==> run a <==
==> flow/design.v <==
`timescale 10 ns / 1 ns
module alu(
	input  [32 - 1:0]  A,
	input  [32 - 1:0]  B,
	input  [              2:0]  ALUop,
	output                      Overflow,
	output                      CarryOut,
	output                      Zero,
	output [32 - 1:0]  Result
);
	wire CarryIn = (ALUop[2]==1'b1||ALUop[1:0]==2'b11);								 
	wire [32 :0] A_Extended = {A[32 - 1],A};	 
	wire [32 :0] B_Extended = {B[32 - 1],B};
	wire [32 :0] B_Convert = (ALUop[2]==1'b1||ALUop[1:0]==2'b11)? ~B_Extended : B_Extended; 
	wire [32 + 1:0] C = A_Extended+B_Convert+CarryIn;	 
	wire [32 - 1:0] Less;
	assign Result=({32{ALUop==3'b000}}&(A&B))
				|({32{ALUop==3'b001}}&(A|B))
				|({32{ALUop==3'b100}}&(A^B))
				|({32{ALUop==3'b101}}&~(A|B))
				|({32{ALUop[1:0]==2'b10}}&(C[32 - 1:0]))
				|({32{ALUop[1:0]==2'b11}}&(Less));
	assign Zero=(Result==32'b0);
	assign CarryOut=(ALUop[2]||ALUop[1:0])^C[32+1];
	assign Overflow=C[32]^C[32-1];				 
	assign Less={{(32-1){1'b0}},(ALUop[2]&&C[32])||((~ALUop[2])&&CarryOut)};
endmodule
`timescale 10 ns / 1 ns
module shifter (
	input  [32 - 1:0] A,
	input  [              4:0] B,
	input  [              1:0] Shiftop,
	output [32 - 1:0] Result
);
	localparam Left_logical     = 2'b00;
	localparam Right_logical    = 2'b10;
	localparam Right_arthimetic = 2'b11;
	wire   [2*32-1:0] extended_data = {{32{A[32-1]}},A};
	assign Result = {32{Shiftop==Left_logical}} & (A<<B) |
	                {32{Shiftop==Right_logical}} & (A>>B) |
					{32{Shiftop==Right_arthimetic}} & extended_data[{1'b0,B}+:32];
endmodule
`timescale 10 ns / 1 ns
module reg_file(
	input                       clk,
	input  [5 - 1:0]  waddr,
	input  [5 - 1:0]  raddr1,
	input  [5 - 1:0]  raddr2,
	input                       wen,
	input  [32 - 1:0]  wdata,
	output [32 - 1:0]  rdata1,
	output [32 - 1:0]  rdata2
);
	reg [32-1:0] rf [31:0];
	always @(posedge clk)
	begin
		if(wen==1'b1 && waddr!=5'b0) 
		rf [waddr]<= wdata; 
	end
	assign rdata1=(raddr1==0)?0:rf[raddr1];
	assign rdata2=(raddr2==0)?0:rf[raddr2]; 
endmodule
`timescale 10ns / 1ns
module custom_cpu(
	input         clk,
	input         rst,
	output [31:0] PC,
	output        Inst_Req_Valid,
	input         Inst_Req_Ready,
	input  [31:0] Instruction,
	input         Inst_Valid,
	output        Inst_Ready,
	output [31:0] Address,
	output        MemWrite,
	output [31:0] Write_data,
	output [ 3:0] Write_strb,
	output        MemRead,
	input         Mem_Req_Ready,
	input  [31:0] Read_data,
	input         Read_data_Valid,
	output        Read_data_Ready,
	output [31:0] cpu_perf_cnt_0,
	output [31:0] cpu_perf_cnt_1,
	output [31:0] cpu_perf_cnt_2
);
	wire [31:0] opnumber_1, opnumber_2;
	wire [ 2:0] ALUop;
	wire overflow,carryout,zero;
	wire [31:0] result_1;
	wire [31:0] shift_data;
	wire [ 4:0] shift_amount;
	wire [ 1:0] shiftop;
	wire [31:0] result_2;
	wire [ 4:0] RF_raddr1;
	wire [ 4:0] RF_raddr2;
	wire [31:0] RF_rdata1, RF_rdata2;
	wire	    RF_wen;
	wire [ 4:0] RF_waddr;
	wire [31:0]	RF_wdata;
	alu alu_u0(opnumber_1,opnumber_2,ALUop,overflow,carryout,zero,result_1); 
	shifter shifter_u0(shift_data,shift_amount,shiftop,result_2); 
	reg_file reg_file_u0(clk,RF_waddr,RF_raddr1,RF_raddr2,RF_wen,RF_wdata,RF_rdata1,RF_rdata2); 
	reg  [31:0] IR;  
	reg  [31:0] MDR;  
	reg  [31:0] PC_reg;  
	reg  [31:0] PC_next_reg;  
	reg  [31:0] ALUout;  
	wire [ 6:0] opcode      = IR[ 6: 0];
	wire [ 4:0] rd          = IR[11: 7];
	wire [ 2:0] funct3      = IR[14:12];
	wire [ 4:0] rs1         = IR[19:15];
	wire [ 4:0] rs2         = IR[24:20];
	wire [ 6:0] funct7      = IR[31:25];
	wire [11:0] I_immediate = IR[31:20];
	wire [11:0] S_immediate = {IR[31:25],IR[11:7]};
	wire [12:0] B_immediate = {IR[31],IR[7],IR[30:25],IR[11:8],1'b0};
	wire [31:0] U_immediate = {IR[31:12],12'b0};
	wire [20:0] J_immediate = {IR[31],IR[19:12],IR[20],IR[30:21],1'b0};
	wire R_type            = opcode[5] && opcode[4] && ~opcode[2];
	wire I_type            = ~opcode[5] && opcode[4] && ~opcode[2];
	wire R_calculate       = R_type && ~R_shift && ~multiply;
	wire R_shift           = R_type && (funct3[1:0]==2'b01);
	wire multiply          = R_type && (funct7[0]);
	wire I_calculate       = I_type && ~I_shift;
	wire I_shift           = I_type && (funct3[1:0]==2'b01);
	wire calculate         = R_calculate || I_calculate;
	wire shift             = R_shift || I_shift;
	wire jump              = opcode[6] && opcode[2];
	wire branch            = opcode[6] && ~opcode[2];
	wire load              = ~opcode[5] && ~opcode[4];
	wire store             = ~opcode[6] && opcode[5] && ~opcode[4];
	wire load_imm          = ~opcode[6] && opcode[2];
	wire jal               = jump && opcode[3];
	wire jalr              = jump && ~opcode[3];
	wire [2:0] ALUsrc_state = {(current_state[3:1]==3'b000), current_state[3],current_state[2]||current_state[1]};  
	wire [1:0] ALUsrcA      = {jalr,load_imm};
	wire [2:0] ALUsrcB1     = {branch,jal,jalr};
	wire [3:0] ALUsrcB2     = {load_imm,branch || R_calculate || multiply,load || I_calculate,store};
	localparam INIT      = 9'b000000001,  
			   IF        = 9'b000000010,  
			   IW        = 9'b000000100,  
			   ID        = 9'b000001000,  
			   EX        = 9'b000010000,  
			   STORE     = 9'b000100000,  
			   LOAD      = 9'b001000000,  
			   RDW       = 9'b010000000,  
			   WB        = 9'b100000000;  
	reg [8:0] current_state;
	reg [8:0] next_state;
	always @(posedge clk)begin
		if(rst==1'b1)
			current_state <= INIT;
		else
			current_state <= next_state;
	end
	always @(*)begin
		if(rst==1'b1)
			next_state = INIT;
		else begin
			case(current_state)
			INIT: 
				next_state = IF;  
			IF:   begin
				if(Inst_Req_Ready==1'b1)  
					next_state = IW;
				else
					next_state = IF;
			end
			IW:   begin
				if(Inst_Valid==1'b1)  
					next_state = ID;
				else
					next_state = IW;
			end
			ID:   
				next_state = EX;  
			EX:   begin
				if(branch)
					next_state = IF;
				else if(calculate||shift||jump||load_imm||multiply)
					next_state = WB;
				else if(store)
					next_state = STORE;
				else if(load)
					next_state = LOAD;
				else
					next_state = EX;
			end
			STORE:begin
				if(Mem_Req_Ready==1'b1)  
					next_state = IF;
				else
					next_state = STORE;
			end
			LOAD: begin
				if(Mem_Req_Ready==1'b1)  
					next_state = RDW;
				else
					next_state = LOAD;
			end
			RDW:  begin
				if(Read_data_Valid==1'b1)  
					next_state = WB;
				else
					next_state = RDW;
			end
			WB:
				next_state = IF;
			default:
				next_state = INIT;
			endcase
		end
	end
	always @(posedge clk)begin
		if(current_state==INIT)  
			PC_next_reg <= 32'b0;
		else if(current_state==IF || current_state==IW)  
			PC_next_reg <= ALUout;
	end
	wire [2:0] branch_type = {funct3[2:1]==2'b00,funct3[2:1]==2'b10,funct3[2:1]==2'b11};
	wire branch_condition = branch_type[2] && (funct3[0]^zero) ||
							branch_type[1] && (funct3[0]^result_1[0]) ||
							branch_type[0] && (funct3[0]^carryout);  
	always @(posedge clk)begin
		if(current_state==INIT)
			PC_reg <= 32'b0;
		else if(current_state==ID && ~jump && ~branch && ~load_imm)
			PC_reg <= PC_next_reg;
		else if(current_state==EX)begin
			if(branch && branch_condition)
				PC_reg <= ALUout;
			else if(branch && ~branch_condition)
				PC_reg <= PC_next_reg;
			else if(jump)
				PC_reg <= ALUout;
			else if(load_imm)
				PC_reg <= PC_next_reg;
		end
	end
	always @(posedge clk)begin
		if(current_state[2] && Inst_Valid)
			IR <= Instruction;
	end
	always @(posedge clk)begin
		if(current_state[7] && Read_data_Valid)
			MDR <= Read_data;
	end
	always @(posedge clk)begin
		ALUout <= result_1;
	end
	assign PC = PC_reg;
	assign RF_raddr1       = rs1;
	assign RF_raddr2       = rs2;
	wire   write_condition = calculate||shift||load||load_imm||jump||multiply;
	assign RF_wen          = (current_state == WB)&&(write_condition);
	assign RF_waddr        = rd;
	wire [31:0] calculate_wdata = {32{calculate}} & ALUout;
	wire [31:0] shift_wdata     = {32{shift}} & result_2;
	wire [63:0] full_multiply_result = RF_rdata1*RF_rdata2;
	wire [31:0] multiply_wdata  = {32{multiply}} & full_multiply_result[31:0];
	wire [31:0] jump_wdata      = {32{jump}} & PC_next_reg;
	wire [31:0] load_imm_wdata  = {32{load_imm}} & (opcode[5]? U_immediate:ALUout);
	wire [31:0] load_wdata; 
	wire [ 7:0] target_byte     = MDR[{ALUout[1:0],3'b0}+:8];
	wire [15:0] target_halfword = MDR[{ALUout[1:0],3'b0}+:16];
	wire [31:0] zeroextended_target_byte = {{24{1'b0}},target_byte};
	wire [31:0] zeroextended_target_halfword = {{16{1'b0}},target_halfword};
	wire [31:0] signextended_target_byte = {{24{target_byte[7]}},target_byte};
	wire [31:0] signextended_target_halfword = {{16{target_halfword[15]}},target_halfword};
	assign load_wdata           = {32{load}} &
								  {{32{(funct3==3'b000)}} & signextended_target_byte |
	                               {32{(funct3==3'b001)}} & signextended_target_halfword |
								   {32{(funct3==3'b010)}} & MDR |
								   {32{(funct3==3'b100)}} & zeroextended_target_byte |
								   {32{(funct3==3'b101)}} & zeroextended_target_halfword};
	assign RF_wdata             = load_wdata | calculate_wdata | shift_wdata | multiply_wdata |jump_wdata | load_imm_wdata;
	assign opnumber_1               = {32{ALUsrc_state[0]}} & PC_reg |
									  {32{ALUsrc_state[1]}} & (ALUsrcA[1]? RF_rdata1:PC_reg) |
									  {32{ALUsrc_state[2]}} & (ALUsrcA[0]? PC_reg:RF_rdata1);
	wire [31:0] signextended_Iimm   = {{20{I_immediate[11]}},I_immediate};
	wire [31:0] signextended_Jimm   = {{11{J_immediate[20]}},J_immediate};
	wire [31:0] signextended_Bimm   = {{19{B_immediate[12]}},B_immediate};
	wire [31:0] signextended_Simm   = {{20{S_immediate[11]}},S_immediate};
	assign opnumber_2               = {32{ALUsrc_state[0]}} & 32'b100 |
									  {32{ALUsrc_state[1]}} & {
										{32{ALUsrcB1[0]}} & signextended_Iimm |
										{32{ALUsrcB1[1]}} & signextended_Jimm |
										{32{ALUsrcB1[2]}} & signextended_Bimm } |
									  {32{ALUsrc_state[2]}} & {
										{32{ALUsrcB2[0]}} & signextended_Simm |
										{32{ALUsrcB2[1]}} & signextended_Iimm |
										{32{ALUsrcB2[2]}} & RF_rdata2 |
										{32{ALUsrcB2[3]}} & U_immediate};
	wire ADD_type              = (funct3==3'b000);
	wire AND_type              = funct3[2];
	wire SLT_type              = (funct3[2:1]==2'b01);
	wire [2:0] AND_op          = {~funct3[1],1'b0,funct3[1:0]==2'b10};
	wire [2:0] SLT_op          = {~funct3[0],2'b11};
	wire [2:0] ALUop_Rcal      = {3{R_calculate}} &
							     {{3{ADD_type}} & {funct7[5],2'b10} |
	                              {3{AND_type}} & AND_op |
							      {3{SLT_type}} & SLT_op};
	wire [2:0] ALUop_Ical      = {3{I_calculate}} &
								 {{3{ADD_type}} & {3'b010} |
								  {3{AND_type}} & AND_op |
								  {3{SLT_type}} & SLT_op};
	wire [2:0] ALUop_branch    = {3{branch}} &
								 {{3{~funct3[2]}} & 3'b110 |
								  {3{funct3[2:1]==2'b10}} & 3'b111 |
								  {3{funct3[1]}} & 3'b011};
	assign ALUop               = {3{ALUsrc_state[0] || ALUsrc_state[1]}} & {3'b010} |
								 {3{ALUsrc_state[2]}} & {
									{3{jump||load||store||load_imm}} & {3'b010} |
									ALUop_branch | ALUop_Rcal | ALUop_Ical
								 };
	assign shift_data   = shift? RF_rdata1 : RF_rdata2;
	assign shift_amount = {5{R_shift}} & RF_rdata2[4:0] |
						  {5{I_shift}} & I_immediate[4:0] |
						  {5{store}} & {ALUout[1:0],3'b000};
	assign shiftop      = {2{shift}} & {funct3[2],funct7[5]} |
						  {2{store}} & {2'b00};
	assign Inst_Req_Valid = current_state[1];
	assign Inst_Ready     = current_state[0] | current_state[2];
	assign Read_data_Ready= current_state[0] | current_state[7];
	assign MemRead        = current_state[6];
	assign MemWrite       = current_state[5];
	assign Address        = {32{current_state[1]}} & PC_reg |
						    {32{current_state[5] || current_state[6]}} & {ALUout[31:2],{2'b0}};
	assign Write_data     = result_2;
	wire [3:0] sb_strb    = {4{funct3[1:0]==2'b00}} & {ALUout[1:0]==2'b11,ALUout[1:0]==2'b10,ALUout[1:0]==2'b01,ALUout[1:0]==2'b00};
	wire [3:0] sh_strb    = {4{funct3[0]}} & {{2{ALUout[1]}},{2{~ALUout[1]}}};
	wire [3:0] sw_strb    = {4{funct3[1]}} & {4'b1111};
	assign Write_strb     = {4{store}} & (sb_strb | sh_strb | sw_strb);
	reg [31:0] cycle_cnt;
	always @(posedge clk)begin
		if(rst==1'b1)
			cycle_cnt <= 32'b0;
		else
			cycle_cnt <= cycle_cnt+32'b1;
	end
	assign cpu_perf_cnt_0 = cycle_cnt;
	reg [31:0] mem_cycle_cnt;
	always @(posedge clk)begin
		if(rst==1'b1)
			mem_cycle_cnt <= 32'b0;
		else if((current_state[6] || current_state[5]) && Mem_Req_Ready)  
			mem_cycle_cnt <= mem_cycle_cnt+32'b1;
	end
	assign cpu_perf_cnt_1 = mem_cycle_cnt;
	reg [31:0] inst_cycle_cnt;
	always @(posedge clk)begin
		if(rst==1'b1)
			inst_cycle_cnt <= 32'b0;
		else if(current_state[1] && Inst_Req_Ready)  
			inst_cycle_cnt <= inst_cycle_cnt+32'b1;
	end
	assign cpu_perf_cnt_2 = inst_cycle_cnt;
endmodule
==> flow/run.sh <==
#!/bin/bash
# the make line also repeats each setting of config.mk as NAME=value (left out here)
make -C /OpenROAD-flow-scripts/flow DESIGN_CONFIG=/design/flow/config.mk WORK_HOME=/design/flow/orfs CLKGATE_MAP_FILE= finish
==> flow/config.mk <==
export PLATFORM = sky130hd
export DESIGN_NAME = custom_cpu
export DESIGN_NICKNAME = custom_cpu
export VERILOG_FILES = /design/flow/design.v
export SDC_FILE = /design/flow/constraint.sdc
export NUM_CORES = 4
export LEC_CHECK = 0
export CAP_MARGIN = 20
export CELL_PAD_IN_SITES_GLOBAL_PLACEMENT = 2
export CORE_ASPECT_RATIO = 0.78
export CORE_MARGIN = 2
export CORE_UTILIZATION = 63
export CTS_CLUSTER_DIAMETER = 351
export CTS_CLUSTER_SIZE = 79
export GPL_TIMING_DRIVEN = 0
export MAX_ROUTING_LAYER = met4
export PLACE_DENSITY_LB_ADDON = 0.2
export SLEW_MARGIN = 15
==> flow/constraint.sdc <==
create_clock -name core_clock -period 11.0 [get_ports {clk}]
set_input_delay 2.2000 -clock core_clock [delete_from_list [all_inputs] [get_ports {clk}]]
set_output_delay 2.2000 -clock core_clock [all_outputs]
set_load 0.01 [all_outputs]
==> run b (differences from run a) <==
Settings changed: CELL_PAD_IN_SITES_GLOBAL_PLACEMENT 2 to unset, CORE_ASPECT_RATIO 0.78 to unset, CORE_UTILIZATION 63 to 40, CTS_CLUSTER_DIAMETER 351 to unset, CTS_CLUSTER_SIZE 79 to unset, GPL_TIMING_DRIVEN 0 to unset, MAX_ROUTING_LAYER met4 to unset, PLACE_DENSITY_LB_ADDON 0.2 to unset, SLEW_MARGIN 15 to 20.
==> flow/constraint.sdc (replaced) <==
create_clock -name core_clock -period 10.6 [get_ports {clk}]
set_input_delay 2.1200 -clock core_clock [delete_from_list [all_inputs] [get_ports {clk}]]
set_output_delay 2.1200 -clock core_clock [all_outputs]
set_load 0.01 [all_outputs]
==> metrics.csv <==
stage,metric,value,unit
logic_synthesis,simple-gate area share of the yosys netlist,9.21,%
die,Die Y,329,um
die,floorplan utilization,63.3,%
logic_synthesis,dominant kind of combinational cell,multiplexers,
die,row cnt,119,
logic_synthesis,mean post-synth cell area,12.6,um2
logic_synthesis,share of the synthesized area in the top cell type,38.3,%
run_status,Last stage,global placement,
die,Die W,420,um
die,I/O pins,271,
logic_synthesis,Synth cell types,93,
die,Core Region,135000,um2
run_status,run status,aborted with a tool error,
logic_synthesis,# Cells Yosys,6787,
die,Die Size,138000,um2
run_status,Tool Error,[ERROR FLW-0024] Place density exceeds 1.0 (current PLACE_DENSITY_LB_ADDON =  0.2). Please check if the value of  PLACE_DENSITY_LB_ADDON is between 0 and 0.99.,
(the above is from run a)
==> metrics.csv <==
stage,metric,value,unit
routing,met2 wire length,147,mm
logic_synthesis,share of the synthesized area in the top cell type,38.3,%
logic_synthesis,simple-gate area share of the yosys netlist,9.21,%
run_status,run status,"complete, no violations",
die,row cnt,169,
die,floorplan utilization,40.2,%
finish,FILL cells,18900,
die,Die W,465,um
logic_synthesis,mean post-synth cell area,12.6,um2
clock_network,Clock Root Buffer,clkbuf_16,
die,Die Size,217000,um2
logic_synthesis,dominant kind of combinational cell,multiplexers,
(the above is from run b)
